==> design.v <==
module ALU(Zero, ALU_Result, InputData1, InputData2, shamt, ALU_Control);
input [31:0] InputData1, InputData2;
input [4:0] shamt;
input [3:0] ALU_Control;
output Zero;
output reg [31:0] ALU_Result;
assign Zero = (ALU_Result == 0) ? 1 : 0;
always @ (*)
begin
	case(ALU_Control)
		4'd1: begin 
			ALU_Result <= InputData1+InputData2;
		       end
		4'd2: begin 
			ALU_Result <= InputData1-InputData2;
		       end
		4'd3: begin 
			ALU_Result <= InputData2 << shamt;
		       end
		4'd4: begin 
			ALU_Result <= InputData2 >> shamt;
		       end
		4'd5: begin 
			ALU_Result <= InputData1&InputData2;
		       end
		4'd6: begin 
			ALU_Result <= InputData1|InputData2;
		       end
		4'd7: begin 
			ALU_Result <= ~(InputData1|InputData2);
		       end
		4'd8: begin 
			ALU_Result <= (InputData1<InputData2)? 1 : 0;
		       end
		4'd9: begin
			ALU_Result <= (InputData1 < InputData2);
		       end
		default: ALU_Result <= 0;
	endcase
end
endmodule
module ALU_Controller(ALU_Control,ALUOP,Function);
output reg [3:0] ALU_Control;
input wire [5:0] ALUOP;
input wire [5:0] Function;
always @ (*)
begin
	ALU_Control = 4'd0;	 
	case(ALUOP)
		6'h0:  
		begin
			case(Function)
				6'h20: ALU_Control = 4'd1;	 
				6'h22: ALU_Control = 4'd2;	 
				6'h0: ALU_Control = 4'd3;	 
				6'h2: ALU_Control = 4'd4;	 
				6'h24: ALU_Control = 4'd5;	 
				6'h25: ALU_Control = 4'd6;	 
				6'h27: ALU_Control = 4'd7;	 
				6'h2B: ALU_Control = 4'd8;	 
				6'h2A: ALU_Control = 4'd9;	 
			endcase
		end
		6'h8: ALU_Control = 4'd1;	 
		6'h23: ALU_Control = 4'd1;	 
		6'h21: ALU_Control = 4'd1;	 
		6'h25: ALU_Control = 4'd1;	 
		6'h2B: ALU_Control = 4'd1;	 
		6'hC : ALU_Control = 4'd5;	 
		6'hD : ALU_Control = 4'd6;	 
		6'h4 : ALU_Control = 4'd2;	 
	endcase
end  
endmodule
module SignExtender(ExtendedValue,HalfWord,Unsigned);
output reg [31:0]ExtendedValue;
input wire [15:0]HalfWord;
input wire Unsigned;
always @ (*) begin
	ExtendedValue[15:0] <= HalfWord;
	if(Unsigned==1)
		ExtendedValue[31:16] <= 0;
	else
		ExtendedValue[31:16] <= { 16 { HalfWord[15] } };
end
endmodule
module control_unit (
			beq, shift, aluSrc, regDst, memToReg,
			regWrite, memWrite, memRead, loadFullWord, loadSigned,
			instrOpCode, instrFunct);
	input [5:0] instrOpCode, instrFunct;
	output beq, shift, aluSrc, regDst, memToReg;
	output regWrite, memWrite, memRead, loadFullWord, loadSigned;
	assign beq = (instrOpCode == 6'h4);  
	assign shift = (instrOpCode == 6'h0) & (instrFunct == 6'h0 | instrFunct == 6'h2);  
	assign aluSrc = (instrOpCode == 6'h23 | instrOpCode == 6'h2B		 
			| instrOpCode == 6'h21 | instrOpCode == 6'h25		 
			| instrOpCode == 6'h8);					 
	assign regDst = ~aluSrc;
	assign regWrite = (instrOpCode != 6'h2B & instrOpCode != 6'h4);  
	assign memWrite = (instrOpCode == 6'h2B);  
	assign memRead = (instrOpCode == 6'h23 | instrOpCode == 6'h21 | instrOpCode == 6'h25);
	assign loadFullWord = (instrOpCode == 6'h23);
	assign loadSigned = (instrOpCode == 6'h23 | instrOpCode == 6'h21);
	assign memToReg = memRead;
endmodule
module fwd_unit(fwdA, fwdB,
		instrRs_E, instrRt_E, writeReg_M, writeReg_WB, regWrite_M, regWrite_WB);
	input [4:0] instrRs_E, instrRt_E, writeReg_M, writeReg_WB;
	input regWrite_M, regWrite_WB;
	output [1:0] fwdA, fwdB;
	wire fwd_ALU_A, fwd_Full_A;
	wire fwd_ALU_B, fwd_Full_B;
	wire fwd_ALU, fwd_Full;
	assign fwdA = { fwd_ALU_A, fwd_Full_A };
	assign fwdB = { fwd_ALU_B, fwd_Full_B };
	assign fwd_ALU = regWrite_M & (writeReg_M != 5'd0);
	assign fwd_Full = regWrite_WB & (writeReg_WB != 5'd0);
	assign fwd_ALU_A = fwd_ALU & (instrRs_E == writeReg_M);
	assign fwd_ALU_B = fwd_ALU & (instrRt_E == writeReg_M);
	assign fwd_Full_A = fwd_Full & (instrRs_E == writeReg_WB) & ~fwd_ALU_A;
	assign fwd_Full_B = fwd_Full & (instrRt_E == writeReg_WB) & ~fwd_ALU_B;
endmodule
module mux_4_x_32 (out, in0, in1, in2, in3, defaultWire, sel);
	input [1:0] sel;
	input [31:0] in0, in1, in2, in3, defaultWire;
	output reg [31:0] out;
	always @(*) begin
		case (sel)
			00: out <= in0;
			01: out <= in1;
			10: out <= in2;
			11: out <= in3;
			default: out <= defaultWire;
		endcase
	end
endmodule
module register_32 (wordOut, wordIn, write, reset, clk);
	input write, reset, clk;
	input [31:0] wordIn;
	output reg [31:0] wordOut;
	always @(posedge clk, posedge reset) begin
		if(reset) wordOut <= 32'd0;
		else if(write) wordOut <= wordIn;
	end
endmodule
module register_5 (wordOut, wordIn, write, reset, clk);
	input write, reset, clk;
	input [4:0] wordIn;
	output reg [4:0] wordOut;
	always @(posedge clk, posedge reset) begin
		if(reset) wordOut <= 4'd0;
		else if(write) wordOut <= wordIn;
	end
endmodule
module D_FlipFlop (bitOut, bitIn, write, reset, clk);
	input write, reset, clk;
	input bitIn;
	output reg bitOut;
	always @(posedge clk, posedge reset) begin
		if(reset) bitOut <= 1'd0;
		else if(write) bitOut <= bitIn;
	end
endmodule
module IF_ID_ppreg (instrOut, pcPlus4Out, instrIn, pcPlus4In, write, reset, clk);
	input write, reset, clk;
	input [31:0] instrIn, pcPlus4In;
	output [31:0] instrOut, pcPlus4Out;
	register_32 instrReg (instrOut, instrIn, write, reset, clk);
	register_32 pcPlus4Reg (pcPlus4Out, pcPlus4In, write, reset, clk);
endmodule
module ID_EXE_ppreg (
	pcPlus4Out, pcPlus4In, syscallOut, syscallIn,
	instrRsOut, instrRsIn, instrRtOut, instrRtIn, instrRdOut, instrRdIn,
	imm32Out, imm32In, shamtOut, shamtIn,
	regData1Out, regData1In, regData2Out, regData2In,
	aluOpOut, aluOpIn, aluSrcOut, aluSrcIn, shiftOut, shiftIn,
	regDstOut, regDstIn, regWriteOut, regWriteIn,
	branchOut, branchIn, memToRegOut, memToRegIn,
	memWriteOut, memWriteIn, memReadOut, memReadIn,
	loadFullWordOut, loadFullWordIn, loadSignedOut, loadSignedIn,
	write, reset, clk);
	input write, reset, clk;
	input [31:0] pcPlus4In, imm32In, regData1In, regData2In;
	input [4:0] instrRsIn, instrRtIn, instrRdIn, shamtIn;
	input [3:0] aluOpIn;
	input aluSrcIn, shiftIn, regDstIn, regWriteIn, branchIn, memToRegIn;
	input memWriteIn, memReadIn, loadFullWordIn, loadSignedIn;
	input syscallIn;
	output [31:0] pcPlus4Out, imm32Out, regData1Out, regData2Out;
	output [4:0] instrRsOut, instrRtOut, instrRdOut, shamtOut;
	output [3:0] aluOpOut;
	output aluSrcOut, shiftOut, regDstOut, regWriteOut, branchOut, memToRegOut;
	output memWriteOut, memReadOut, loadFullWordOut, loadSignedOut;
	output syscallOut;
	wire [4:0] aluOpIn5, aluOpOut5;
	assign aluOpOut = aluOpOut5[3:0];
	assign aluOpIn5 = { 1'd0, aluOpIn };
	register_32 pcPlus4Reg (pcPlus4Out, pcPlus4In, write, reset, clk);
	register_32 imm32Reg (imm32Out, imm32In, write, reset, clk);
	register_32 regData1Reg (regData1Out, regData1In, write, reset, clk);
	register_32 regData2Reg (regData2Out, regData2In, write, reset, clk);
	register_5 instrRsReg (instrRsOut, instrRsIn, write, reset, clk);
	register_5 instrRtReg (instrRtOut, instrRtIn, write, reset, clk);
	register_5 instrRdReg (instrRdOut, instrRdIn, write, reset, clk);
	register_5 shamtReg (shamtOut, shamtIn, write, reset, clk);
	register_5 aluOpReg (aluOpOut5, aluOpIn5, write, reset, clk);
	D_FlipFlop aluSrcFF	(aluSrcOut, aluSrcIn, write, reset, clk);
	D_FlipFlop shiftFF	(shiftOut, shiftIn, write, reset, clk);
	D_FlipFlop regDstFF	(regDstOut, regDstIn, write, reset, clk);
	D_FlipFlop regWriteFF	(regWriteOut, regWriteIn, write, reset, clk);
	D_FlipFlop branchFF	(branchOut, branchIn, write, reset, clk);
	D_FlipFlop memToRegFF	(memToRegOut, memToRegIn, write, reset, clk);
	D_FlipFlop memWriteFF	(memWriteOut, memWriteIn, write, reset, clk);
	D_FlipFlop memReadFF	(memReadOut, memReadIn, write, reset, clk);
	D_FlipFlop loadFullWord	(loadFullWordOut, loadFullWordIn, write, reset, clk);
	D_FlipFlop loadSignedFF	(loadSignedOut, loadSignedIn, write, reset, clk);
	D_FlipFlop syscallFF	(syscallOut, syscallIn, write, reset, clk);
endmodule
module EXE_MEM_ppreg (
	syscallOut, syscallIn,
	regData2Out, regData2In, aluResultOut, aluResultIn,
	writeRegOut, writeRegIn,
	regWriteOut, regWriteIn, memToRegOut, memToRegIn,
	memWriteOut, memWriteIn, memReadOut, memReadIn,
	loadFullWordOut, loadFullWordIn, loadSignedOut, loadSignedIn,
	write, reset, clk);
	input write, reset, clk;
	input [31:0] regData2In, aluResultIn;
	input [4:0] writeRegIn;
	input regWriteIn, memToRegIn;
	input memWriteIn, memReadIn, loadFullWordIn, loadSignedIn;
	input syscallIn;
	output [31:0] regData2Out, aluResultOut;
	output [4:0] writeRegOut;
	output regWriteOut, memToRegOut;
	output memWriteOut, memReadOut, loadFullWordOut, loadSignedOut;
	output syscallOut;
	register_32 regData2Reg (regData2Out, regData2In, write, reset, clk);
	register_32 aluResultReg (aluResultOut, aluResultIn, write, reset, clk);
	register_5 writeRegReg (writeRegOut, writeRegIn, write, reset, clk);
	D_FlipFlop regWriteFF	(regWriteOut, regWriteIn, write, reset, clk);
	D_FlipFlop memToRegFF	(memToRegOut, memToRegIn, write, reset, clk);
	D_FlipFlop memWriteFF	(memWriteOut, memWriteIn, write, reset, clk);
	D_FlipFlop memReadFF	(memReadOut, memReadIn, write, reset, clk);
	D_FlipFlop loadFullWord	(loadFullWordOut, loadFullWordIn, write, reset, clk);
	D_FlipFlop loadSignedFF	(loadSignedOut, loadSignedIn, write, reset, clk);
	D_FlipFlop syscallFF	(syscallOut, syscallIn, write, reset, clk);
endmodule
module MEM_WB_ppreg (
	syscallOut, syscallIn,
	memDataOut, memDataIn, aluResultOut, aluResultIn,
	writeRegOut, writeRegIn,
	regWriteOut, regWriteIn, memToRegOut, memToRegIn,
	write, reset, clk);
	input write, reset, clk;
	input [31:0] memDataIn, aluResultIn;
	input [4:0] writeRegIn;
	input regWriteIn, memToRegIn;
	input syscallIn;
	output [31:0] memDataOut, aluResultOut;
	output [4:0] writeRegOut;
	output regWriteOut, memToRegOut;
	output syscallOut;
	register_32 memDataReg (memDataOut, memDataIn, write, reset, clk);
	register_32 aluResultReg (aluResultOut, aluResultIn, write, reset, clk);
	register_5 writeRegReg (writeRegOut, writeRegIn, write, reset, clk);
	D_FlipFlop regWriteFF	(regWriteOut, regWriteIn, write, reset, clk);
	D_FlipFlop memToRegFF	(memToRegOut, memToRegIn, write, reset, clk);
	D_FlipFlop syscallFF	(syscallOut, syscallIn, write, reset, clk);
endmodule
module RegisterFile(ReadData1,ReadData2,ReadReg1,ReadReg2,WriteReg,WriteData,RegWriteSignal,clk);
    input [4:0] ReadReg1, ReadReg2, WriteReg;
    input [31:0] WriteData;
    input clk, RegWriteSignal;
    output [31:0] ReadData1, ReadData2;
    reg [31:0] Registers[31:0];
	assign ReadData1 = (ReadReg1 == 0) ? 32'd0 : Registers[ReadReg1];
	assign ReadData2 = (ReadReg2 == 0) ? 32'd0 : Registers[ReadReg2];
    always @ (posedge clk)
    begin
        if(RegWriteSignal==1)
            Registers[WriteReg] <= WriteData; 
    end
endmodule
module mips_core (
	input         clk,
	input         rst,           
	output [31:0] imem_addr,     
	input  [31:0] imem_rdata,    
	output [31:0] dmem_addr,     
	output [31:0] dmem_wdata,    
	output        dmem_we,       
	input  [31:0] dmem_rdata,    
	output        halt           
);
	wire pipeReset = rst;
	wire pipeWrite = 1'b1;
	wire syscall_D, syscall_E, syscall_M, syscall_W;
	wire [31:0] pcValue, pcNext;
	wire [31:0] pcPlus4_F, pcPlus4_D, pcPlus4_E;
	wire [31:0] pcOffsetNextInst_E;
	wire pcSrc;
	wire [31:0] instruction, instruction_D;
	wire [5:0] instrOpCode, instrFunct;
	wire [15:0] instrImm;
	wire [4:0] instrRs, instrRs_E;
	wire [4:0] instrRt, instrRt_E;
	wire [4:0] instrRd, instrRd_E;
	wire [4:0] instrShamt;
	wire [31:0] imm32_D, imm32_E;
	wire [31:0] regData1, regData1_E;
	wire [31:0] regData2, regData2_E, regData2_M;
	wire [31:0] writeData;
	wire [4:0] readReg1, readReg2;
	wire [4:0] writeReg_E, writeReg_M, writeReg;
	wire regWrite_D, regWrite_E, regWrite_M, regWrite;
	wire [31:0] aluOprd1, aluOprd2_FWD, aluOprd2;
	wire [4:0] aluShamt;
	wire [3:0] aluOp_D, aluOp;
	wire [31:0] aluResult, aluResult_M, aluResult_W;
	wire aluZero;
	wire [31:0] memDataOut, memDataOut_W;
	wire memWrite_D, memRead_D, loadFullWord_D, loadSigned_D;
	wire memWrite_E, memRead_E, loadFullWord_E, loadSigned_E;
	wire memWrite_M, memRead_M, loadFullWord_M, loadSigned_M;
	wire branch_D, aluSrc_D, regDst_D;
	wire branch_E, aluSrc_E, regDst_E;
	wire memToReg_D, memToReg_E, memToReg_M, memToReg_W;
	wire shift_D, shift_E;
	wire [1:0] fwdA, fwdB;
	assign pcPlus4_F = pcValue + 4;
	assign pcOffsetNextInst_E = pcPlus4_E + (imm32_E << 2);
	assign pcSrc = branch_E & aluZero;
	assign pcNext = pcSrc ? pcOffsetNextInst_E : pcPlus4_F;
	assign imem_addr = pcValue;
	assign instruction = imem_rdata;
	assign instrOpCode = instruction_D[31:26];
	assign instrRs = instruction_D[25:21];
	assign instrRt = instruction_D[20:16];
	assign instrRd = instruction_D[15:11];
	assign instrFunct = instruction_D[5:0];
	assign instrShamt = instruction_D[10:6];
	assign instrImm = instruction_D[15:0];
	assign syscall_D = (instruction_D == 32'h0000000c);
	SignExtender offsetSignExtender (imm32_D, instrImm, 1'b0);
	assign readReg1 = instrRs;
	assign readReg2 = instrRt;
	assign aluOprd2 = aluSrc_E ? imm32_E : aluOprd2_FWD;
	mux_4_x_32 aluOprd1_fwdMux (aluOprd1, regData1_E, writeData, aluResult_M, 32'd0, regData1_E, fwdA);
	mux_4_x_32 aluOprd2_fwdMux (aluOprd2_FWD, regData2_E, writeData, aluResult_M, 32'd0, regData2_E, fwdB);
	assign writeReg_E = regDst_E ? instrRd_E : instrRt_E;
	assign dmem_addr = aluResult_M;
	assign dmem_wdata = regData2_M;
	assign dmem_we = memWrite_M;
	assign memDataOut[15:0] = dmem_rdata[15:0];
	assign memDataOut[31:16] = loadFullWord_M ? dmem_rdata[31:16] :
				   loadSigned_M ? {16{dmem_rdata[15]}} : 16'd0;
	assign writeData = memToReg_W ? memDataOut_W : aluResult_W;
	assign halt = syscall_W;
	register_32	PC (pcValue, pcNext, pipeWrite, pipeReset, clk);
	RegisterFile	reg_file (regData1, regData2, readReg1, readReg2, writeReg, writeData, regWrite, clk);
	ALU		alu (aluZero, aluResult, aluOprd1, aluOprd2, aluShamt, aluOp);
	ALU_Controller	aluControl (aluOp_D, instrOpCode, instrFunct);
	control_unit	CU (branch_D, shift_D, aluSrc_D, regDst_D, memToReg_D, regWrite_D,
				memWrite_D, memRead_D, loadFullWord_D, loadSigned_D,
				instrOpCode, instrFunct);
	fwd_unit	FU (fwdA, fwdB, instrRs_E, instrRt_E, writeReg_M, writeReg, regWrite_M, regWrite);
	IF_ID_ppreg IF_ID (instruction_D, pcPlus4_D, instruction, pcPlus4_F, pipeWrite, pipeReset, clk);
	ID_EXE_ppreg ID_EXE (
		pcPlus4_E, pcPlus4_D, syscall_E, syscall_D,
		instrRs_E, instrRs, instrRt_E, instrRt, instrRd_E, instrRd,
		imm32_E, imm32_D, aluShamt, instrShamt,
		regData1_E, regData1, regData2_E, regData2,
		aluOp, aluOp_D, aluSrc_E, aluSrc_D, shift_E, shift_D,
		regDst_E, regDst_D, regWrite_E, regWrite_D, branch_E, branch_D, memToReg_E, memToReg_D,
		memWrite_E, memWrite_D, memRead_E, memRead_D,
		loadFullWord_E, loadFullWord_D, loadSigned_E, loadSigned_D,
		pipeWrite, pipeReset, clk);
	EXE_MEM_ppreg EXE_MEM (
		syscall_M, syscall_E,
		regData2_M, regData2_E, aluResult_M, aluResult,
		writeReg_M, writeReg_E,
		regWrite_M, regWrite_E, memToReg_M, memToReg_E,
		memWrite_M, memWrite_E, memRead_M, memRead_E,
		loadFullWord_M, loadFullWord_E, loadSigned_M, loadSigned_E,
		pipeWrite, pipeReset, clk);
	MEM_WB_ppreg MEM_WB (
		syscall_W, syscall_M,
		memDataOut_W, memDataOut, aluResult_W, aluResult_M,
		writeReg, writeReg_M,
		regWrite, regWrite_M, memToReg_W, memToReg_M,
		pipeWrite, pipeReset, clk);
endmodule
==> run.sh <==
#!/bin/bash
# the make line also repeats each setting of config.mk as NAME=value (left out here)
make -C /OpenROAD-flow-scripts/flow DESIGN_CONFIG=/design/flow/config.mk WORK_HOME=/design/flow/orfs CLKGATE_MAP_FILE= finish
==> config.mk <==
export PLATFORM = sky130hd
export DESIGN_NAME = mips_core
export DESIGN_NICKNAME = mips_core
export VERILOG_FILES = /design/flow/design.v
export SDC_FILE = /design/flow/constraint.sdc
export NUM_CORES = 4
export LEC_CHECK = 0
export ABC_AREA = 0
export CAP_MARGIN = 20
export CELL_PAD_IN_SITES_DETAIL_PLACEMENT = 0
export CORE_MARGIN = 3
export CORE_UTILIZATION = 64
export CTS_CLUSTER_SIZE = 15
export PLACE_DENSITY_LB_ADDON = 0.08
export SETUP_SLACK_MARGIN = -0.33
export SLEW_MARGIN = 35
==> constraint.sdc <==
create_clock -name core_clock -period 5.77 [get_ports {clk}]
set_input_delay 1.1540 -clock core_clock [delete_from_list [all_inputs] [get_ports {clk}]]
set_output_delay 1.1540 -clock core_clock [all_outputs]
set_load 0.01 [all_outputs]
==> results of run 1 <==
-- metrics by stage --
step | cells | util (%) | total power, W
finish | 6743 | 78.0 | 0.0301
global placement | 6401 | 72.4 | 0.0191
floorplan | 4479 | - | 0.0158
detailed placement | 6418 | 72.8 | 0.0193
CTS | 6686 | 77.5 | 0.0293
global route | 6717 | 78.0 | 0.0305
-- what timing repair did --
action | 4_1_cts | 5_1_grt
setup endpoints to repair | 35 | 37
buffers inserted | 8 | 7
pin swaps | 6 | 14
gates resized | 34 | 42
cloned | 1 | 0
hold buffers | 0 | 0
-- per-layer routing --
| layer | GRT usage [%] | vias to the layer above | share of wire (%) |
|---|---|---|---|
| met3 | 26.7 | 2688 | 18 |
| met4 | 42.0 | 26 | 12 |
| li1 | - | 19400 | - |
| met2 | 74.8 | 7662 | 41 |
| met5 | 3.45 | - | 0.34 |
| met1 | 62.9 | 27200 | 29 |
-- layout make-up --
type,count,share of cell area [%]
clock inverter,84,1.27
tap,1403,2.09
multi-input combinational,2625,34.3
inverter,151,0.678
clock buffer,175,4.53
antenna,43,0.128
timing repair buffer,860,9.19
sequential,1402,47.8
==> impl_metrics.json, run 1 <==
{
  "outcome": "finished with violations",
  "check.faults": "setup timing",
  "achievable-frequency_mhz": 139,
  "flop_cell": "sky130_fd_sc_hd__edfxtp_1",
  "buf_inv_on_cp": 9,
  "worst_setup_start_kind": "register",
  "max_slew.worst_pin.slew_ps": 1110,
  "period_minus_slack_ps": 7190,
  "timing.reg2reg.worst_path_depth": 29,
  "synthAdderAreaFrac_pct": 2.43,
  "worst_slew_margin_rel_pct": 25.9,
  "clock_path_buffers": 3,
  "wirelength_um": 316000,
  "synth-cells-yosys": 4479,
  "critPathArrivalTime_ps": 7870,
  "preCtsSetupSlack_ps": -1650,
  "fill_cells": 5480,
  "fp_util_pct": 64.9,
  "yosysWarningCount": 8,
  "place_congestion": 1.15,
  "max_cap_viol_count": 0,
  "setup_viol": 37,
  "report.final.slew_viol_count": 0,
  "reported_combinational_group_power_w": 0.00752,
  "and_or_nand_nor_area_share_pct": 5.99,
  "critPathMostFrequentCell": "sky130_fd_sc_hd__buf_4",
  "cts_tree": "built",
  "grt_setup_unrepaired": "true",
  "yosys_area_um2": 70000,
  "ys_sh_xor_pct": 1.09,
  "layout.area.comb_um2": 28800,
  "power.switching_w": 0.00971,
  "hold_ws_ps": 351,
  "final_design_area_no_fill_um2": 84100,
  "ys_types": 93,
  "postSynthAreaPerCell_um2": 15.6,
  "buffer_ports.inserted": 163,
  "grtUsageTotal_pct": 53.6,
  "crit_path_max_fo": 36,
  "timing.reg2reg.setup_slack_ps": -1420,
  "avgViaCountPerCell": 8.46,
  "critical-path-top-delay-family": "simple AND/OR/NAND/NOR gates",
  "clk_root_buffer_cell": "sky130_fd_sc_hd__clkbuf_16",
  "timing.critical_path.slowest_stage_cell": "sky130_fd_sc_hd__dfrtp_1",
  "grt_pass1_wl_um": 418000,
  "dpl_cell_area_um2": 78400,
  "cts_buffers": 141,
  "worst_path_largest_cell_delay_ps": 500,
  "final_nets": 5381,
  "critical_path_required_ps": 6440,
  "power.share.sequential_pct": 41.5,
  "gr-total-overflow": 0,
  "vdd.ir_drop.worst_v": 0.000426,
  "mapped_area_um2": 70000,
  "fin_worst_skew_ps": 76.4,
  "area_leaders": "sky130_fd_sc_hd__edfxtp_1, sky130_fd_sc_hd__mux4_2, sky130_fd_sc_hd__dfrtp_1",
  "drt-pass1-iter-count": 11,
  "wire_per_inst_um": 46.8,
  "initial_antenna_violation_count": 35,
  "postSynthCellCount": 4479,
  "synth_seq_share_pct": 57.4,
  "synthTopLogicFamily": "multiplexers",
  "register_area_um2": 40300,
  "drtAntennaViolNets": 0,
  "layout-area-overhead-vs-synth_pct": 20.2,
  "proportion_of_synthesized_flip_flops_having_asynchronous_set_or_reset_pct": 27.0,
  "synth.mux.area_fraction_pct": 24.3,
  "openroad.warnings": 124,
  "total_negative_slack_for_setup_checks_ps": -43680,
  "top_area_share_pct": 43.9,
  "synthesized_netlist_net_count": 4679,
  "p_int_w": 0.0204,
  "reg2reg_from": "ID_EXE.instrRtReg.wordOut[3]",
  "synthTopCellsByCount": "sky130_fd_sc_hd__edfxtp_1, sky130_fd_sc_hd__mux4_2, sky130_fd_sc_hd__dfrtp_1",
  "design.portCount": 164,
  "p_sw_share_pct": 32.2,
  "final.period_utilization_pct": 125,
  "number_of_global_route_vias_before_repair": 54600,
  "cts_htree_levels": 4,
  "fp.dieH_um": 337,
  "dp_hpwl_um": 178000,
  "comb_power_share_pct": 24.9,
  "p_clk_share_pct": 33.5,
  "placement_rows": 120,
  "worstSkewPairLatency_ps": 820,
  "yosys.area_share.aoi_pct": 6.26,
  "timing.setup.critical_path_class": "register to register",
  "power.density_nw_per_um2": 358,
  "hold-path-endpoint": "EXE_MEM.memWriteFF.bitOut",
  "worst_setup_startpoint": "ID_EXE.instrRtReg.wordOut[3]",
  "worst-path-stages": 29,
  "cellLeakagePower_nw": 31.4,
  "worstSetupEndpointType": "register",
  "edf_count": 1024,
  "clkTransAtPathRegs_ps": 80,
  "synth_top_cell_by_area": "sky130_fd_sc_hd__edfxtp_1",
  "timing.final.ws_setup_ps": -1420,
  "top_cell": "sky130_fd_sc_hd__edfxtp_1",
  "grt_max_degree": 116,
  "critical_path.endpoint": "PC.wordOut[2]",
  "route.vias.total": 57100,
  "hold_path_depth": 0,
  "floorplan.die.width_um": 337,
  "cts_num_sinks": 1402,
  "yosys_register_bits": 1402,
  "pwr.group.sequential_w": 0.0125,
  "powerClk_w": 0.0101,
  "detailedRoute.firstIterationViolations": 12500,
  "hold_viol_final": 0,
  "rr_endpoint": "PC.wordOut[2]",
  "floorplan.die_area_um2": 113000,
  "power.group.top": "registers",
  "min-delay-start": "ID_EXE.memWriteFF.bitOut",
  "core_area_um2": 108000,
  "post-route-drc-count": 0,
  "timing.hold.worst.class": "register to register"
}
==> inputs of run 2 (changes only) <==
- ABC_AREA: 0 -> not set
- CELL_PAD_IN_SITES_DETAIL_PLACEMENT: 0 -> not set
- CORE_MARGIN: 3 -> 2
- CORE_UTILIZATION: 64 -> 57
- CTS_CLUSTER_SIZE: 15 -> not set
- PLACE_DENSITY_LB_ADDON: 0.08 -> not set
- SETUP_SLACK_MARGIN: -0.33 -> not set
- SLEW_MARGIN: 35 -> 20
- clock period: 5.77 -> 5.93 ns (I/O delays scaled with it)
==> impl_metrics.json, run 2 <==
{
  "worstSkewPairLatency_ps": 790,
  "fp_util_pct": 57.4,
  "crit_path_max_fo": 7,
  "ys_types": 93,
  "p_int_w": 0.0196,
  "wirelength_um": 243000,
  "buf_inv_on_cp": 5,
  "top_area_share_pct": 43.9,
  "timing.hold.worst.class": "register to register",
  "postSynthCellCount": 4479,
  "fin_worst_skew_ps": 50.6,
  "p_clk_share_pct": 32.2,
  "cts_buffers": 145,
  "final_design_area_no_fill_um2": 83400,
  "clk_root_buffer_cell": "sky130_fd_sc_hd__clkbuf_16",
  "yosys_register_bits": 1402,
  "flop_cell": "sky130_fd_sc_hd__edfxtp_1",
  "layout-area-overhead-vs-synth_pct": 19.1,
  "cellLeakagePower_nw": 31.0,
  "grt_pass1_wl_um": 345000,
  "hold_viol_final": 0,
  "timing.reg2reg.setup_slack_ps": -640,
  "fill_cells": 8240,
  "area_leaders": "sky130_fd_sc_hd__edfxtp_1, sky130_fd_sc_hd__mux4_2, sky130_fd_sc_hd__dfrtp_1",
  "post-route-drc-count": 0,
  "worst_setup_startpoint": "EXE_MEM.writeRegReg.wordOut[4]",
  "period_minus_slack_ps": 6570,
  "yosys.area_share.aoi_pct": 6.26,
  "floorplan.die_area_um2": 126000,
  "final_nets": 5351,
  "synth.mux.area_fraction_pct": 24.3,
  "report.final.slew_viol_count": 0,
  "place_congestion": 1.07,
  "vdd.ir_drop.worst_v": 0.000360,
  "synthTopLogicFamily": "multiplexers",
  "drt-pass1-iter-count": 6,
  "worst_setup_start_kind": "register",
  "detailedRoute.firstIterationViolations": 6920,
  "worst_path_largest_cell_delay_ps": 550,
  "cts_tree": "built",
  "grt_max_degree": 137,
  "route.vias.total": 47800,
  "timing.final.ws_setup_ps": -641,
  "critical_path.endpoint": "PC.wordOut[26]",
  "floorplan.die.width_um": 354,
  "core_area_um2": 122000,
  "edf_count": 1024,
  "design.portCount": 164,
  "dpl.cell_count": 6611,
  "rr_endpoint": "PC.wordOut[26]",
  "initial_antenna_violation_count": 18,
  "fin_cells": 6897,
  "yosysWarningCount": 8,
  "reported_combinational_group_power_w": 0.00670,
  "achievable-frequency_mhz": 152,
  "clock_path_buffers": 3,
  "synth-cells-yosys": 4479,
  "p_sw_share_pct": 29.5,
  "final.period_utilization_pct": 111,
  "synthAdderAreaFrac_pct": 2.43,
  "critical_path_required_ps": 6590,
  "openroad.warnings": 111,
  "fp.dieH_um": 354,
  "worst_slew_margin_rel_pct": 20.5,
  "critPathMostFrequentCell": "sky130_fd_sc_hd__a211o_1",
  "power.density_nw_per_um2": 333,
  "reg2reg_from": "EXE_MEM.writeRegReg.wordOut[4]",
  "powerClk_w": 0.00895,
  "power.group.top": "registers",
  "min-delay-start": "IF_ID.pcPlus4Reg.wordOut[17]",
  "worst-path-stages": 27,
  "power.switching_w": 0.00820,
  "postSynthAreaPerCell_um2": 15.6,
  "max_cap_viol_count": 0,
  "timing.setup.critical_path_class": "register to register",
  "power.share.sequential_pct": 43.6,
  "comb_power_share_pct": 24.2,
  "top_cell": "sky130_fd_sc_hd__edfxtp_1",
  "synth_seq_share_pct": 57.4,
  "critical-path-top-delay-family": "simple AND/OR/NAND/NOR gates",
  "dp_hpwl_um": 159000,
  "grt_setup_unrepaired": "true",
  "number_of_global_route_vias_before_repair": 47500,
  "dpl_cell_area_um2": 78200,
  "critPathArrivalTime_ps": 7230,
  "outcome": "finished with violations",
  "ys_sh_xor_pct": 1.09,
  "clkTransAtPathRegs_ps": 60,
  "yosys_area_um2": 70000,
  "synthTopCellsByCount": "sky130_fd_sc_hd__edfxtp_1, sky130_fd_sc_hd__mux4_2, sky130_fd_sc_hd__dfrtp_1",
  "max_slew.worst_pin.slew_ps": 1180,
  "cts_hold_buf": 0,
  "proportion_of_synthesized_flip_flops_having_asynchronous_set_or_reset_pct": 27.0,
  "buffer_ports.inserted": 163,
  "hold_path_depth": 0,
  "setup_viol": 32,
  "worstSetupEndpointType": "register",
  "synth_top_cell_by_area": "sky130_fd_sc_hd__edfxtp_1",
  "timing.critical_path.slowest_stage_cell": "sky130_fd_sc_hd__or4_4",
  "synthesized_netlist_net_count": 4679,
  "cts_htree_levels": 4,
  "cts_num_sinks": 1402,
  "pwr.group.sequential_w": 0.0121,
  "timing.reg2reg.worst_path_depth": 27,
  "placement_rows": 128,
  "avgViaCountPerCell": 6.93,
  "hold-path-endpoint": "ID_EXE.pcPlus4Reg.wordOut[17]",
  "mapped_area_um2": 70000,
  "grtUsageTotal_pct": 38.9,
  "check.faults": "setup timing",
  "drtAntennaViolNets": 0,
  "and_or_nand_nor_area_share_pct": 5.99,
  "gr-total-overflow": 0,
  "preCtsSetupSlack_ps": -889,
  "wire_per_inst_um": 35.2
}
-- run 2: per-layer routing --
layer,GRT usage [%],routed length [um]
met5,0,97
met4,18.2,12700
met3,10.1,27900
met2,60.1,113000
met1,52.5,89000
-- run 2: what timing repair did --
action,4_1_cts,5_1_grt
setup endpoints to repair,34,33
pin swaps,12,11
gates cloned,2,1
resized,45,21
setup buffers,10,4
-- run 2: area by class of cell --
| type | count | area, um^2 | area share [%] |
|---|---|---|---|
| flip-flops and latches | 1402 | 40300 | 48.3 |
| multi-input cells | 2625 | 28800 | 34.6 |
| repair buffers | 826 | 7060 | 8.47 |
| clock buffers | 200 | 4040 | 4.84 |
| well taps | 1625 | 2030 | 2.44 |
| clock inverters | 64 | 606 | 0.726 |
| inverters | 151 | 571 | 0.684 |
| diodes | 4 | 10.0 | 0.0120 |
-- run 2: metrics by stage --
step | setup TNS (ps) | hold WS (ps) | util [%] | power, W
after floorplan | -128290 | 331 | - | 0.0154
after global placement | -24420 | 331 | 64.2 | 0.0186
after detailed placement | -27160 | 336 | 64.2 | 0.0187
after CTS | -16810 | 344 | 68.3 | 0.0276
after global routing | -25160 | 350 | 68.4 | 0.0286
final | -19060 | 339 | 68.4 | 0.0278
==> inputs of run 3 (changes only) <==
- ABC_AREA: not set -> 0
- CELL_PAD_IN_SITES_DETAIL_PLACEMENT: not set -> 0
- CORE_UTILIZATION: 57 -> 70
- CTS_CLUSTER_DIAMETER: not set -> 397
- CTS_CLUSTER_SIZE: not set -> 46
- PLACE_DENSITY_LB_ADDON: not set -> 0.0
- SETUP_SLACK_MARGIN: not set -> 1.73
- SLEW_MARGIN: 20 -> 35
- clock period: 5.93 -> 5.81 ns (I/O delays scaled with it)
==> impl_metrics.json, run 3 <==
{
  "yosys_area_um2": 70000,
  "fp.dieH_um": 320,
  "postSynthCellCount": 4479,
  "synth_top_cell_by_area": "sky130_fd_sc_hd__edfxtp_1",
  "edf_count": 1024,
  "synthTopLogicFamily": "multiplexers",
  "synthTopCellsByCount": "sky130_fd_sc_hd__edfxtp_1, sky130_fd_sc_hd__mux4_2, sky130_fd_sc_hd__dfrtp_1",
  "core_area_um2": 99600,
  "postSynthAreaPerCell_um2": 15.6,
  "synth.mux.area_fraction_pct": 24.3,
  "placement_rows": 116,
  "haltStage": "clock tree synthesis",
  "proportion_of_synthesized_flip_flops_having_asynchronous_set_or_reset_pct": 27.0,
  "and_or_nand_nor_area_share_pct": 5.99,
  "synthesized_netlist_net_count": 4679,
  "design.portCount": 164,
  "yosysWarningCount": 8,
  "floorplan.die_area_um2": 103000,
  "floorplan.die.width_um": 320,
  "top_area_share_pct": 43.9,
  "place_congestion": 1.11,
  "ys_types": 93,
  "yosys_register_bits": 1402,
  "top_cell": "sky130_fd_sc_hd__edfxtp_1",
  "area_leaders": "sky130_fd_sc_hd__edfxtp_1, sky130_fd_sc_hd__mux4_2, sky130_fd_sc_hd__dfrtp_1",
  "stop_error": "[ERROR DPL-0033] detailed placement checks failed during check placement.",
  "dp_hpwl_um": 213000,
  "synth_seq_share_pct": 57.4,
  "ys_sh_xor_pct": 1.09,
  "synthAdderAreaFrac_pct": 2.43,
  "outcome": "aborted with a tool error",
  "yosys.area_share.aoi_pct": 6.26,
  "synth-cells-yosys": 4479,
  "flop_cell": "sky130_fd_sc_hd__edfxtp_1",
  "fp_util_pct": 70.3,
  "buffer_ports.inserted": 163,
  "mapped_area_um2": 70000
}
==> run 3: per-stage QoR <==
step           area (um^2)  setup WS (ps)  util [%]  total power [W]  cells
3_3_place_gp         78300           -883      78.6           0.0190   6315
3_5_place_dp         78700          -1450      79.1           0.0197   6331
2_1_floorplan        70600           -430         -           0.0158   4479
==> inputs of run 4 (changes only) <==
- ABC_AREA: 0 -> not set
- CELL_PAD_IN_SITES_DETAIL_PLACEMENT: 0 -> not set
- CELL_PAD_IN_SITES_GLOBAL_PLACEMENT: not set -> 2
- CORE_ASPECT_RATIO: not set -> 1.25
- CORE_MARGIN: 2 -> 10
- CORE_UTILIZATION: 70 -> 40
- CTS_CLUSTER_DIAMETER: 397 -> not set
- CTS_CLUSTER_SIZE: 46 -> not set
- MAX_ROUTING_LAYER: not set -> met4
- PLACE_DENSITY_LB_ADDON: 0.0 -> not set
- SETUP_SLACK_MARGIN: 1.73 -> not set
- SLEW_MARGIN: 35 -> 20
- clock period: 5.81 -> 10.0 ns (I/O delays scaled with it)
==> impl_metrics.json, run 4 <==
{
  "outcome": "no timing/DRC/antenna violations",
  "cts_buffers": 150,
  "detailedRoute.firstIterationViolations": 4390,
  "worst_path_largest_cell_delay_ps": 720,
  "critical_path_required_ps": 10660,
  "place_congestion": 0.969,
  "reported_combinational_group_power_w": 0.00328,
  "timing.reg2reg.worst_path_depth": 22,
  "post_cts_resize_count": 0,
  "timing.reg2reg.setup_slack_ps": 1340,
  "rr_endpoint": "PC.wordOut[1]",
  "design.portCount": 164,
  "area_leaders": "sky130_fd_sc_hd__edfxtp_1, sky130_fd_sc_hd__mux4_2, sky130_fd_sc_hd__dfrtp_1",
  "openroad.warnings": 111,
  "avgViaCountPerCell": 6.19,
  "p_int_w": 0.0111,
  "placement_rows": 171,
  "worst_slew_margin_rel_pct": 18.8,
  "and_or_nand_nor_area_share_pct": 5.99,
  "initial_antenna_violation_count": 11,
  "comb_power_share_pct": 20.5,
  "wire_per_inst_um": 35.9,
  "report.final.slew_viol_count": 0,
  "synth.mux.area_fraction_pct": 24.3,
  "fp.dieH_um": 488,
  "post-route-drc-count": 0,
  "proportion_of_synthesized_flip_flops_having_asynchronous_set_or_reset_pct": 27.0,
  "yosys_area_um2": 70000,
  "power.share.sequential_pct": 45.2,
  "pwr.group.sequential_w": 0.00721,
  "hold-path-endpoint": "ID_EXE.pcPlus4Reg.wordOut[9]",
  "postSynthCellCount": 4479,
  "floorplan.die.width_um": 394,
  "finish.utilization_pct": 45.8,
  "cts.repair_timing.setup_buffer_count": 0,
  "grtUsageTotal_pct": 26.8,
  "worst_setup_start_kind": "register",
  "setup_viol": 0,
  "cellLeakagePower_nw": 28.3,
  "reg2reg_from": "MEM_WB.writeRegReg.wordOut[4]",
  "timing.critical_path.slowest_stage_cell": "sky130_fd_sc_hd__o31ai_1",
  "cts_hold_buf": 0,
  "synthesized_netlist_net_count": 4679,
  "synthTopCellsByCount": "sky130_fd_sc_hd__edfxtp_1, sky130_fd_sc_hd__mux4_2, sky130_fd_sc_hd__dfrtp_1",
  "drt-pass1-iter-count": 5,
  "synth_top_cell_by_area": "sky130_fd_sc_hd__edfxtp_1",
  "crit_path_max_fo": 47,
  "timing.hold.worst.class": "register to register",
  "timing.setup.critical_path_class": "register to register",
  "hold_viol_final": 0,
  "drtAntennaViolNets": 0,
  "dp_hpwl_um": 162000,
  "cts_htree_levels": 4,
  "p_sw_share_pct": 30.5,
  "max_slew.worst_pin.slew_ps": 1210,
  "grt_max_degree": 144,
  "cts_num_sinks": 1402,
  "min-delay-start": "IF_ID.pcPlus4Reg.wordOut[9]",
  "max_cap_viol_count": 0,
  "register_area_um2": 40300,
  "top_area_share_pct": 43.9,
  "synth_seq_share_pct": 57.4,
  "worst_setup_startpoint": "MEM_WB.writeRegReg.wordOut[4]",
  "fin_worst_skew_ps": 59.1,
  "yosys.area_share.aoi_pct": 6.26,
  "cts_tree": "built",
  "final_nets": 4822,
  "gr-total-overflow": 0,
  "layout.area.comb_um2": 28300,
  "critPathArrivalTime_ps": 9320,
  "core_area_um2": 174000,
  "p_clk_share_pct": 34.3,
  "power.density_nw_per_um2": 200,
  "yosysWarningCount": 8,
  "critical_path.endpoint": "PC.wordOut[1]",
  "worst-path-stages": 22,
  "hold_path_depth": 0,
  "clk_root_buffer_cell": "sky130_fd_sc_hd__clkbuf_16",
  "grt_setup_unrepaired": "false",
  "yosys_register_bits": 1402,
  "ys_types": 93,
  "power.group.top": "registers",
  "worstSetupEndpointType": "register",
  "postSynthAreaPerCell_um2": 15.6,
  "ys_sh_xor_pct": 1.09,
  "route.vias.total": 43900,
  "edf_count": 1024,
  "synthAdderAreaFrac_pct": 2.43,
  "total_negative_slack_for_setup_checks_ps": 0,
  "number_of_global_route_vias_before_repair": 45500,
  "clock_path_buffers": 3,
  "final.period_utilization_pct": 86.6,
  "achievable-frequency_mhz": 116,
  "period_minus_slack_ps": 8660,
  "synthTopLogicFamily": "multiplexers",
  "powerClk_w": 0.00548,
  "flop_cell": "sky130_fd_sc_hd__edfxtp_1",
  "cp_cell_sequence": "or3_4, nor3_2, or4_2, buf_4, nor3_1, o31ai_1, ha_1, or3_1, nor3_1, o21ai_0, a31oi_1, o31ai_1, a221o_1, a21oi_1, nor4b_1, o221ai_1, or3b_2, and4b_1, nand3b_1, nor4_4, buf_4, mux2_2",
  "buffer_ports.inserted": 163,
  "mapped_area_um2": 70000,
  "clkTransAtPathRegs_ps": 60,
  "floorplan.die_area_um2": 192000,
  "buf_inv_on_cp": 2,
  "synth-cells-yosys": 4479,
  "layout-area-overhead-vs-synth_pct": 13.8,
  "worstSkewPairLatency_ps": 830,
  "fp_util_pct": 40.3,
  "grt_pass1_wl_um": 357000,
  "critical-path-top-delay-family": "simple AND/OR/NAND/NOR gates",
  "wirelength_um": 254000,
  "vdd.ir_drop.worst_v": 0.000144,
  "fill_cells": 15300,
  "top_cell": "sky130_fd_sc_hd__edfxtp_1",
  "power.switching_w": 0.00487
}
==> run 4: layer usage <==
layer,up-vias,routed length [um],track usage (%)
met5,-,0,-
met4,0,10000,9.41
met3,406,12900,3.60
met2,1552,126000,43.8
met1,23700,106000,34.4
li1,18300,-,-
==> run 4: area by class of cell <==
cell class / count / share of cell area [%]
repair buffers: 292 / 3.43
inverters: 151 / 0.716
well taps: 2335 / 3.67
multi-input cells: 2625 / 35.6
clock buffers: 196 / 5.12
diodes: 6 / 0.0189
clock inverters: 81 / 0.925
flip-flops and latches: 1402 / 50.5
==> run 4: metrics by stage <==
stage	hold slack, ps	instances	instance area (um^2)	worst slack (ps)	total power, W
6_report	338	7088	79600	1340	0.0160
5_1_grt	346	7083	79600	644	0.0166
4_1_cts	331	7079	79600	1350	0.0161
3_5_place_dp	335	6802	74700	1370	0.0106
3_3_place_gp	332	6802	74700	1530	0.0106
2_1_floorplan	331	4479	70000	2920	0.00907
==> inputs of run 5 (changes only) <==
- CELL_PAD_IN_SITES_DETAIL_PLACEMENT: not set -> 2
- CELL_PAD_IN_SITES_GLOBAL_PLACEMENT: 2 -> not set
- CORE_ASPECT_RATIO: 1.25 -> not set
- CORE_MARGIN: 10 -> 5
- CORE_UTILIZATION: 40 -> 68
- CTS_CLUSTER_SIZE: not set -> 48
- GPL_TIMING_DRIVEN: not set -> 1
- PLACE_DENSITY: not set -> 0.9
- SETUP_SLACK_MARGIN: not set -> -1.07
- SLEW_MARGIN: 20 -> 30
- clock period: 10.0 -> 11.0 ns (I/O delays scaled with it)
==> impl_metrics.json, run 5 <==
{
  "outcome": "aborted with a tool error",
  "haltStage": "detailed placement",
  "stop_error": "Error: detail_place.tcl, 38 bad optional access",
  "fp.dieH_um": 331,
  "place_congestion": 1.06,
  "fp_util_pct": 68.6,
  "synthTopLogicFamily": "multiplexers",
  "core_area_um2": 102000,
  "synthTopCellsByCount": "sky130_fd_sc_hd__edfxtp_1, sky130_fd_sc_hd__mux4_2, sky130_fd_sc_hd__dfrtp_1",
  "design.portCount": 164,
  "floorplan.die_area_um2": 109000,
  "yosys_area_um2": 70000,
  "yosysWarningCount": 8,
  "and_or_nand_nor_area_share_pct": 5.99,
  "postSynthAreaPerCell_um2": 15.6,
  "area_leaders": "sky130_fd_sc_hd__edfxtp_1, sky130_fd_sc_hd__mux4_2, sky130_fd_sc_hd__dfrtp_1",
  "ys_types": 93,
  "synth-cells-yosys": 4479,
  "synthesized_netlist_net_count": 4679,
  "buffer_ports.inserted": 163,
  "edf_count": 1024,
  "yosys.area_share.aoi_pct": 6.26,
  "floorplan.die.width_um": 331,
  "top_area_share_pct": 43.9,
  "placement_rows": 117,
  "postSynthCellCount": 4479,
  "synth.mux.area_fraction_pct": 24.3,
  "flop_cell": "sky130_fd_sc_hd__edfxtp_1",
  "mapped_area_um2": 70000,
  "synth_top_cell_by_area": "sky130_fd_sc_hd__edfxtp_1",
  "yosys_register_bits": 1402,
  "proportion_of_synthesized_flip_flops_having_asynchronous_set_or_reset_pct": 27.0,
  "ys_sh_xor_pct": 1.09,
  "synthAdderAreaFrac_pct": 2.43,
  "synth_seq_share_pct": 57.4,
  "top_cell": "sky130_fd_sc_hd__edfxtp_1"
}
==> run 5: metrics by stage <==
stage / hold slack, ps / power [W] / setup WS, ps / area, um^2 / std cells
global placement: 332 / 0.00933 / 2510 / 73400 / 5827
floorplan: 331 / 0.00824 / 3720 / 70000 / 4479
==> inputs of run 6 (changes only) <==
- ABC_AREA: not set -> 0
- CELL_PAD_IN_SITES_DETAIL_PLACEMENT: 2 -> 0
- CORE_MARGIN: 5 -> 3
- CORE_UTILIZATION: 68 -> 58
- CTS_CLUSTER_SIZE: 48 -> not set
- GPL_TIMING_DRIVEN: 1 -> not set
- MAX_ROUTING_LAYER: met4 -> not set
- PLACE_DENSITY: 0.9 -> not set
- PLACE_DENSITY_LB_ADDON: not set -> 0.08
- SETUP_SLACK_MARGIN: -1.07 -> 1.52
- SLEW_MARGIN: 30 -> 35
- clock period: 11.0 -> 5.77 ns (I/O delays scaled with it)
==> impl_metrics.json, run 6 <==
{
  "synth-cells-yosys": 4479,
  "total_power_w": 0.0296,
  "worstSetupEndpointType": "register",
  "period_minus_slack_ps": 6650,
  "cts_buffers": 144,
  "proportion_of_synthesized_flip_flops_having_asynchronous_set_or_reset_pct": 27.0,
  "route.vias.total": 49800,
  "hold_viol_final": 0,
  "yosys.area_share.aoi_pct": 6.26,
  "timing.critical_path.slowest_stage_cell": "sky130_fd_sc_hd__or4_4",
  "grt_max_degree": 111,
  "reported_combinational_group_power_w": 0.00774,
  "dpl_cell_area_um2": 79400,
  "max_cap_viol_count": 0,
  "cellLeakagePower_nw": 32.3,
  "worst_setup_startpoint": "ID_EXE.instrRtReg.wordOut[3]",
  "synth.mux.area_fraction_pct": 24.3,
  "power.switching_w": 0.00888,
  "worst_slew_margin_rel_pct": 33.6,
  "timing.reg2reg.setup_slack_ps": -880,
  "fp_util_pct": 58.9,
  "routed-wl-met2_um": 118000,
  "openroad.warnings": 104,
  "outcome": "finished with violations",
  "power.share.sequential_pct": 41.9,
  "drtAntennaViolNets": 0,
  "wirelength_um": 256000,
  "worstSkewPairLatency_ps": 810,
  "synth_top_cell_by_area": "sky130_fd_sc_hd__edfxtp_1",
  "crit_path_max_fo": 9,
  "num_antenna_cells": 0,
  "hold_ws_ps": 347,
  "timing.final.ws_setup_ps": -876,
  "worst_path_largest_cell_delay_ps": 580,
  "pwr.group.sequential_w": 0.0124,
  "synthTopLogicFamily": "multiplexers",
  "avgViaCountPerCell": 7.09,
  "mapped_area_um2": 70000,
  "fp.dieH_um": 353,
  "dp_hpwl_um": 169000,
  "postSynthAreaPerCell_um2": 15.6,
  "vdd.ir_drop.worst_v": 0.000384,
  "yosys_area_um2": 70000,
  "synthTopCellsByCount": "sky130_fd_sc_hd__edfxtp_1, sky130_fd_sc_hd__mux4_2, sky130_fd_sc_hd__dfrtp_1",
  "clock_path_buffers": 3,
  "critPathMostFrequentCell": "sky130_fd_sc_hd__buf_4",
  "final_design_area_no_fill_um2": 86400,
  "p_sw_share_pct": 30.0,
  "fin_worst_skew_ps": 51.2,
  "total_negative_slack_for_setup_checks_ps": -26000,
  "powerClk_w": 0.00947,
  "critPathArrivalTime_ps": 7320,
  "drt-met1-wl_um": 89800,
  "synthAdderAreaFrac_pct": 2.43,
  "critical_path.endpoint": "PC.wordOut[29]",
  "grt_pass1_wl_um": 364000,
  "number_of_global_route_vias_before_repair": 50200,
  "post-route-drc-count": 0,
  "fill_cells": 7420,
  "comb_power_share_pct": 26.1,
  "final_nets": 5509,
  "placement_rows": 126,
  "timing.reg2reg.worst_path_depth": 28,
  "setup_viol": 32,
  "detailedRoute.firstIterationViolations": 6878,
  "buffer_ports.inserted": 163,
  "hold-path-endpoint": "ID_EXE.pcPlus4Reg.wordOut[1]",
  "power.group.top": "registers",
  "p_int_w": 0.0208,
  "dpl.cell_count": 6664,
  "yosysWarningCount": 8,
  "floorplan.die_area_um2": 125000,
  "ys_types": 93,
  "dr.max_layer_used": "met5",
  "grtUsageTotal_pct": 41.0,
  "wire_per_inst_um": 36.4,
  "hold_path_depth": 0,
  "place_congestion": 1.13,
  "final.period_utilization_pct": 115,
  "area_leaders": "sky130_fd_sc_hd__edfxtp_1, sky130_fd_sc_hd__mux4_2, sky130_fd_sc_hd__dfrtp_1",
  "cts_htree_levels": 4,
  "grt_setup_unrepaired": "true",
  "and_or_nand_nor_area_share_pct": 5.99,
  "synthesized_netlist_net_count": 4679,
  "critical-path-top-delay-family": "simple AND/OR/NAND/NOR gates",
  "min-delay-start": "IF_ID.pcPlus4Reg.wordOut[1]",
  "cts_tree": "built",
  "clkTransAtPathRegs_ps": 60,
  "buf_inv_on_cp": 8,
  "synth_seq_share_pct": 57.4,
  "dr_wl_met3_um": 31800,
  "worst_setup_start_kind": "register",
  "layout-area-overhead-vs-synth_pct": 23.5,
  "design.portCount": 164,
  "clk_root_buffer_cell": "sky130_fd_sc_hd__clkbuf_16",
  "gr-total-overflow": 0,
  "worst-path-stages": 28,
  "drt-pass1-iter-count": 6,
  "p_clk_share_pct": 32.0,
  "critical_path_required_ps": 6440,
  "top_cell": "sky130_fd_sc_hd__edfxtp_1",
  "achievable-frequency_mhz": 150,
  "flop_cell": "sky130_fd_sc_hd__edfxtp_1",
  "check.faults": "setup timing",
  "reg2reg_from": "ID_EXE.instrRtReg.wordOut[3]",
  "rr_endpoint": "PC.wordOut[29]",
  "timing.setup.critical_path_class": "register to register",
  "timing.hold.worst.class": "register to register",
  "report.final.slew_viol_count": 0,
  "power.density_nw_per_um2": 343,
  "yosys_register_bits": 1402,
  "edf_count": 1024,
  "postSynthCellCount": 4479,
  "fin_cells": 7022,
  "initial_antenna_violation_count": 5,
  "cts_num_sinks": 1402,
  "top_area_share_pct": 43.9,
  "floorplan.die.width_um": 353,
  "ys_sh_xor_pct": 1.09,
  "core_area_um2": 119000,
  "max_slew.worst_pin.slew_ps": 996
}
## run 6: cell type report
class / count / area, um^2 / area share, %
clock buffer: 188 / 3920 / 4.54
sequential: 1402 / 40200 / 46.6
clock inverter: 71 / 812 / 0.939
multi-input combinational: 2625 / 29900 / 34.6
inverter: 151 / 576 / 0.666
timing repair buffer: 985 / 9010 / 10.4
tap: 1600 / 2000 / 2.32
## run 6: what timing repair did
item	4_1_cts	5_1_grt
gates resized	132	165
hold buffers	0	0
buffers inserted	49	40
pin swaps	70	87
cloned	4	0
endpoints found under the setup margin	62	63
## run 6: metrics by stage
stage	util, %	setup WS [ps]
2_1_floorplan	-	-462
3_3_place_gp	66.3	-1210
3_5_place_dp	66.8	-1290
4_1_cts	71.7	-846
5_1_grt	72.7	-1030
6_report	72.7	-876
## run 6: per-layer routing
layer	up-vias	GRT usage, %
met5	-	0
met4	2	21.4
met3	861	11.6
met2	3943	62.7
met1	25300	54.1
li1	19600	-
==> inputs of run 7 (changes only) <==
- CELL_PAD_IN_SITES_GLOBAL_PLACEMENT: not set -> 2
- CORE_MARGIN: 3 -> 10
- CORE_UTILIZATION: 58 -> 31
- GPL_ROUTABILITY_DRIVEN: not set -> 0
- GPL_TIMING_DRIVEN: not set -> 0
- SETUP_SLACK_MARGIN: 1.52 -> not set
- clock period: 5.77 -> 7.11 ns (I/O delays scaled with it)
==> impl_metrics.json, run 7 <==
{
  "reg2reg_from": "EXE_MEM.writeRegReg.wordOut[0]",
  "cts_hold_buf": 0,
  "crit_path_max_fo": 10,
  "timing.reg2reg.worst_path_depth": 25,
  "gr-total-overflow": 0,
  "final.period_utilization_pct": 108,
  "worstSetupEndpointType": "register",
  "synthesized_netlist_net_count": 4679,
  "fp_util_pct": 31.2,
  "grt_setup_unrepaired": "true",
  "synth.mux.area_fraction_pct": 24.3,
  "flop_cell": "sky130_fd_sc_hd__edfxtp_1",
  "min-delay-start": "IF_ID.pcPlus4Reg.wordOut[2]",
  "detailedRoute.firstIterationViolations": 4464,
  "critical_path.endpoint": "PC.wordOut[7]",
  "avgViaCountPerCell": 5.73,
  "timing.hold.worst.class": "register to register",
  "worst_path_largest_cell_delay_ps": 630,
  "comb_power_share_pct": 23.0,
  "power.group.top": "registers",
  "timing.setup.critical_path_class": "register to register",
  "mapped_area_um2": 70000,
  "wire_per_inst_um": 36.5,
  "top_cell": "sky130_fd_sc_hd__edfxtp_1",
  "pwr.group.sequential_w": 0.0101,
  "yosys.area_share.aoi_pct": 6.26,
  "dp_hpwl_um": 224000,
  "and_or_nand_nor_area_share_pct": 5.99,
  "design.portCount": 164,
  "worst_slew_margin_rel_pct": 30.4,
  "cts_htree_levels": 4,
  "check.faults": "setup timing",
  "cts_num_sinks": 1402,
  "powerClk_w": 0.00859,
  "report.final.slew_viol_count": 0,
  "buf_inv_on_cp": 5,
  "top_area_share_pct": 43.9,
  "hold_path_depth": 0,
  "layout-area-overhead-vs-synth_pct": 23.6,
  "achievable-frequency_mhz": 130,
  "vdd.ir_drop.worst_v": 0.000207,
  "grt_max_degree": 37,
  "max_cap_viol_count": 0,
  "worst_setup_start_kind": "register",
  "hold-path-endpoint": "ID_EXE.pcPlus4Reg.wordOut[2]",
  "critical-path-top-delay-family": "simple AND/OR/NAND/NOR gates",
  "p_sw_share_pct": 31.4,
  "timing.final.ws_setup_ps": -560,
  "area_leaders": "sky130_fd_sc_hd__edfxtp_1, sky130_fd_sc_hd__mux4_2, sky130_fd_sc_hd__dfrtp_1",
  "worst-path-stages": 25,
  "grtUsageTotal_pct": 23.8,
  "yosys_area_um2": 70000,
  "cellLeakagePower_nw": 30.9,
  "reported_combinational_group_power_w": 0.00556,
  "drtAntennaViolNets": 0,
  "p_clk_share_pct": 35.5,
  "number_of_global_route_vias_before_repair": 48200,
  "synthTopLogicFamily": "multiplexers",
  "floorplan.die.width_um": 495,
  "clock_path_buffers": 3,
  "worst_setup_startpoint": "EXE_MEM.writeRegReg.wordOut[0]",
  "proportion_of_synthesized_flip_flops_having_asynchronous_set_or_reset_pct": 27.0,
  "max_slew.worst_pin.slew_ps": 1030,
  "fill_cells": 21100,
  "edf_count": 1024,
  "drt-pass1-iter-count": 6,
  "route.vias.total": 46700,
  "ys_types": 93,
  "power.density_nw_per_um2": 280,
  "initial_antenna_violation_count": 11,
  "setup_viol": 32,
  "timing.critical_path.slowest_stage_cell": "sky130_fd_sc_hd__nor4_4",
  "cts_tree": "built",
  "critPathArrivalTime_ps": 8370,
  "synth_top_cell_by_area": "sky130_fd_sc_hd__edfxtp_1",
  "openroad.warnings": 97,
  "synth_seq_share_pct": 57.4,
  "wirelength_um": 298000,
  "timing.reg2reg.setup_slack_ps": -560,
  "grt_pass1_wl_um": 408000,
  "synthTopCellsByCount": "sky130_fd_sc_hd__edfxtp_1, sky130_fd_sc_hd__mux4_2, sky130_fd_sc_hd__dfrtp_1",
  "synth-cells-yosys": 4479,
  "fp.dieH_um": 495,
  "period_minus_slack_ps": 7670,
  "worstSkewPairLatency_ps": 840,
  "clk_root_buffer_cell": "sky130_fd_sc_hd__clkbuf_16",
  "postSynthCellCount": 4479,
  "rr_endpoint": "PC.wordOut[7]",
  "fin_worst_skew_ps": 57.3,
  "placement_rows": 174,
  "synthAdderAreaFrac_pct": 2.43,
  "postSynthAreaPerCell_um2": 15.6,
  "preCtsSetupSlack_ps": -3300,
  "power.switching_w": 0.00760,
  "critPathMostFrequentCell": "sky130_fd_sc_hd__nor4_4",
  "outcome": "finished with violations",
  "p_int_w": 0.0166,
  "total_power_w": 0.0242,
  "ys_sh_xor_pct": 1.09,
  "core_area_um2": 225000,
  "buffer_ports.inserted": 163,
  "hold_viol_final": 0,
  "critical_path_required_ps": 7810,
  "cts_buffers": 167,
  "floorplan.die_area_um2": 245000,
  "power.share.sequential_pct": 41.5,
  "yosys_register_bits": 1402,
  "post-route-drc-count": 0,
  "yosysWarningCount": 8,
  "clkTransAtPathRegs_ps": 60,
  "final_nets": 5211
}
==> run 7: repair_timing <==
item / CTS / global route
buffers inserted: 71 / 12
cloned: 3 / 0
pin swaps: 69 / 23
gates resized: 242 / 52
endpoints found under the setup margin: 53 / 32
==> run 7: layout make-up <==
class	count	area (um^2)	share of cell area (%)
Antenna cell	9	22.5	0.0260
Buffer	291	1520	1.75
Clock buffer	222	4470	5.16
Clock inverter	85	957	1.11
Inverter	151	599	0.692
Multi-Input combinational cell	2625	29600	34.2
Sequential cell	1402	40200	46.5
Tap cell	2992	3740	4.32
Timing Repair Buffer	372	5440	6.29
Timing Repair inverter	1	5.00	0.00578
==> run 7: stage by stage <==
stage | instances | TNS (ps) | hold slack, ps | util [%] | instance area, um^2
after floorplan | 4479 | 0 | 331 | - | 70000
after global placement | 7634 | -1092190 | 332 | 33.6 | 75400
after detailed placement | 7758 | -118720 | 335 | 35.2 | 79100
after CTS | 8130 | -9400 | 339 | 38.4 | 86200
after global routing | 8143 | -19400 | 345 | 38.5 | 86500
final | 8150 | -17230 | 334 | 38.5 | 86600
==> run 7: per-layer routing <==
metal,track usage [%],up-vias,routed length [um]
li1,-,19100,-
met1,31.2,25200,124000
met2,40.4,1796,146000
met3,3.78,531,16200
met4,7.80,6,11800
met5,0,-,37
==> inputs of run 8 (changes only) <==
- ABC_AREA: 0 -> 1
- CELL_PAD_IN_SITES_DETAIL_PLACEMENT: 0 -> not set
- CORE_MARGIN: 10 -> 6
- CORE_UTILIZATION: 31 -> 70
- GPL_ROUTABILITY_DRIVEN: 0 -> not set
- GPL_TIMING_DRIVEN: 0 -> not set
- MIN_ROUTING_LAYER: not set -> met2
- PLACE_DENSITY_LB_ADDON: 0.08 -> not set
- SLEW_MARGIN: 35 -> 20
- clock period: 7.11 -> 10.0 ns (I/O delays scaled with it)
==> impl_metrics.json, run 8 <==
{
  "outcome": "aborted with a tool error",
  "haltStage": "global placement without I/O",
  "stop_error": "[ERROR GPL-0301] Utilization 125.346 % exceeds 100%.",
  "synth_seq_share_pct": 55.7,
  "synthesized_netlist_net_count": 7839,
  "proportion_of_synthesized_flip_flops_having_asynchronous_set_or_reset_pct": 27.0,
  "flop_cell": "sky130_fd_sc_hd__edfxtp_1",
  "postSynthCellCount": 7639,
  "area_leaders": "sky130_fd_sc_hd__edfxtp_1, sky130_fd_sc_hd__dfrtp_1, sky130_fd_sc_hd__o21ai_0",
  "core_area_um2": 102000,
  "floorplan.die.width_um": 333,
  "placement_rows": 117,
  "yosysWarningCount": 8,
  "yosys_register_bits": 1402,
  "yosys.area_share.aoi_pct": 17.8,
  "synthTopCellsByCount": "sky130_fd_sc_hd__nor2_1, sky130_fd_sc_hd__o21ai_0, sky130_fd_sc_hd__edfxtp_1",
  "synth.mux.area_fraction_pct": 0.499,
  "floorplan.die_area_um2": 111000,
  "ys_sh_xor_pct": 0.862,
  "synthAdderAreaFrac_pct": 2.35,
  "synth-cells-yosys": 7639,
  "synth_top_cell_by_area": "sky130_fd_sc_hd__edfxtp_1",
  "yosys_area_um2": 72200,
  "top_area_share_pct": 42.6,
  "ys_types": 59,
  "edf_count": 1024,
  "and_or_nand_nor_area_share_pct": 17.7,
  "top_cell": "sky130_fd_sc_hd__nor2_1",
  "fp_util_pct": 70.8,
  "synthTopLogicFamily": "AND-OR/OR-AND gates",
  "postSynthAreaPerCell_um2": 9.45,
  "fp.dieH_um": 333,
  "mapped_area_um2": 72200
}
==> inputs of run 9 (changes only) <==
- ABC_AREA: 1 -> 0
- CELL_PAD_IN_SITES_DETAIL_PLACEMENT: not set -> 0
- CELL_PAD_IN_SITES_GLOBAL_PLACEMENT: 2 -> not set
- CORE_MARGIN: 6 -> 3
- CORE_UTILIZATION: 70 -> 63
- CTS_CLUSTER_SIZE: not set -> 46
- MIN_ROUTING_LAYER: met2 -> not set
- SLEW_MARGIN: 20 -> 35
- clock period: 10.0 -> 5.81 ns (I/O delays scaled with it)
==> impl_metrics.json, run 9 <==
{
  "outcome": "finished with violations",
  "check.faults": "setup timing",
  "timing.final.ws_setup_ps": -1370,
  "finish.utilization_pct": 77.5,
  "avgViaCountPerCell": 8.23,
  "clkTransAtPathRegs_ps": 70,
  "fp_util_pct": 63.9,
  "buffer_ports.inserted": 163,
  "post-route-drc-count": 0,
  "worst_setup_start_kind": "register",
  "yosys.area_share.aoi_pct": 6.26,
  "design.portCount": 164,
  "initial_antenna_violation_count": 34,
  "hold_ws_ps": 333,
  "dp_hpwl_um": 177000,
  "period_minus_slack_ps": 7180,
  "comb_power_share_pct": 25.6,
  "synthAdderAreaFrac_pct": 2.43,
  "setup_viol": 39,
  "power.density_nw_per_um2": 353,
  "cellLeakagePower_nw": 31.7,
  "critical-path-top-delay-family": "simple AND/OR/NAND/NOR gates",
  "place_congestion": 1.10,
  "core_area_um2": 110000,
  "worst_setup_startpoint": "EXE_MEM.writeRegReg.wordOut[3]",
  "critPathMostFrequentCell": "sky130_fd_sc_hd__buf_4",
  "worstSkewPairLatency_ps": 810,
  "critical_path_required_ps": 6490,
  "reported_combinational_group_power_w": 0.00769,
  "grt_setup_unrepaired": "true",
  "reg2reg_from": "EXE_MEM.writeRegReg.wordOut[3]",
  "p_int_w": 0.0203,
  "hold_viol_final": 0,
  "power.group.top": "registers",
  "grt_pass1_wl_um": 417000,
  "top_area_share_pct": 43.9,
  "detailedRoute.firstIterationViolations": 10400,
  "layout.area.comb_um2": 29300,
  "layout-area-overhead-vs-synth_pct": 21.3,
  "cts_htree_levels": 4,
  "final.period_utilization_pct": 124,
  "synth-cells-yosys": 4479,
  "openroad.warnings": 113,
  "hold_path_depth": 0,
  "clk_root_buffer_cell": "sky130_fd_sc_hd__clkbuf_16",
  "synthTopCellsByCount": "sky130_fd_sc_hd__edfxtp_1, sky130_fd_sc_hd__mux4_2, sky130_fd_sc_hd__dfrtp_1",
  "achievable-frequency_mhz": 139,
  "yosys_register_bits": 1402,
  "drtAntennaViolNets": 0,
  "wirelength_um": 308000,
  "fill_cells": 5638,
  "timing.critical_path.slowest_stage_cell": "sky130_fd_sc_hd__or4_4",
  "timing.setup.critical_path_class": "register to register",
  "p_clk_share_pct": 33.0,
  "clock_path_buffers": 3,
  "worstSetupEndpointType": "register",
  "report.final.slew_viol_count": 0,
  "area_leaders": "sky130_fd_sc_hd__edfxtp_1, sky130_fd_sc_hd__mux4_2, sky130_fd_sc_hd__dfrtp_1",
  "cts_tree": "built",
  "placement_rows": 121,
  "worst_path_largest_cell_delay_ps": 620,
  "critical_path.endpoint": "PC.wordOut[31]",
  "critPathArrivalTime_ps": 7860,
  "buf_inv_on_cp": 10,
  "min-delay-start": "ID_EXE.syscallFF.bitOut",
  "gr-total-overflow": 0,
  "synth_top_cell_by_area": "sky130_fd_sc_hd__edfxtp_1",
  "mapped_area_um2": 70000,
  "dpl.cell_count": 6479,
  "worst_slew_margin_rel_pct": 26.5,
  "wire_per_inst_um": 45.1,
  "pwr.group.sequential_w": 0.0124,
  "yosysWarningCount": 8,
  "fp.dieH_um": 339,
  "ys_sh_xor_pct": 1.09,
  "top_cell": "sky130_fd_sc_hd__edfxtp_1",
  "p_sw_share_pct": 32.2,
  "synth_seq_share_pct": 57.4,
  "and_or_nand_nor_area_share_pct": 5.99,
  "final_nets": 5403,
  "max_slew.worst_pin.slew_ps": 1070,
  "postSynthAreaPerCell_um2": 15.6,
  "proportion_of_synthesized_flip_flops_having_asynchronous_set_or_reset_pct": 27.0,
  "cts_buffers": 142,
  "grtUsageTotal_pct": 51.9,
  "max_cap_viol_count": 0,
  "cts_num_sinks": 1402,
  "total_power_w": 0.0300,
  "grt_max_degree": 140,
  "powerClk_w": 0.00989,
  "crit_path_max_fo": 9,
  "register_area_um2": 40300,
  "power.switching_w": 0.00966,
  "fin_cells": 6816,
  "fin_worst_skew_ps": 51.9,
  "hold-path-endpoint": "EXE_MEM.syscallFF.bitOut",
  "rr_endpoint": "PC.wordOut[31]",
  "timing.reg2reg.setup_slack_ps": -1370,
  "synthTopLogicFamily": "multiplexers",
  "route.vias.total": 56100,
  "edf_count": 1024,
  "postSynthCellCount": 4479
}
[run 9: metrics by stage]
stage | worst slack [ps] | TNS (ps) | cell area, um^2
floorplan | -430 | -169280 | 70300
global placement | -1130 | -35760 | 77900
detailed placement | -1270 | -40580 | 78700
CTS | -953 | -29830 | 83900
global route | -1250 | -39860 | 84900
finish | -1370 | -43860 | 84900
[run 9: layer usage]
layer | GRT usage (%) | up-vias | wire length (um)
li1 | - | 19400 | -
met3 | 22.5 | 2388 | 52300
met1 | 61.7 | 26900 | 90500
met5 | 1.50 | - | 763
met2 | 75.3 | 7279 | 131000
met4 | 38.9 | 34 | 33300
[run 9: area by class of cell]
cell class | instances | share of cell area (%)
Sequential cell | 1402 | 47.4
Multi-Input combinational cell | 2625 | 34.5
Timing Repair Buffer | 881 | 9.53
Clock buffer | 180 | 4.57
Tap cell | 1476 | 2.17
Clock inverter | 74 | 1.10
Inverter | 151 | 0.675
Antenna cell | 27 | 0.0796
[run 9: timing repair]
item,in CTS,in global routing
cloned,3,3
buffers inserted,15,34
hold buffers,0,0
pin swaps,17,71
setup endpoints to repair,38,47
hold endpoints to repair,0,0
resized,55,105
Power is estimated from default activity; no workload was simulated.
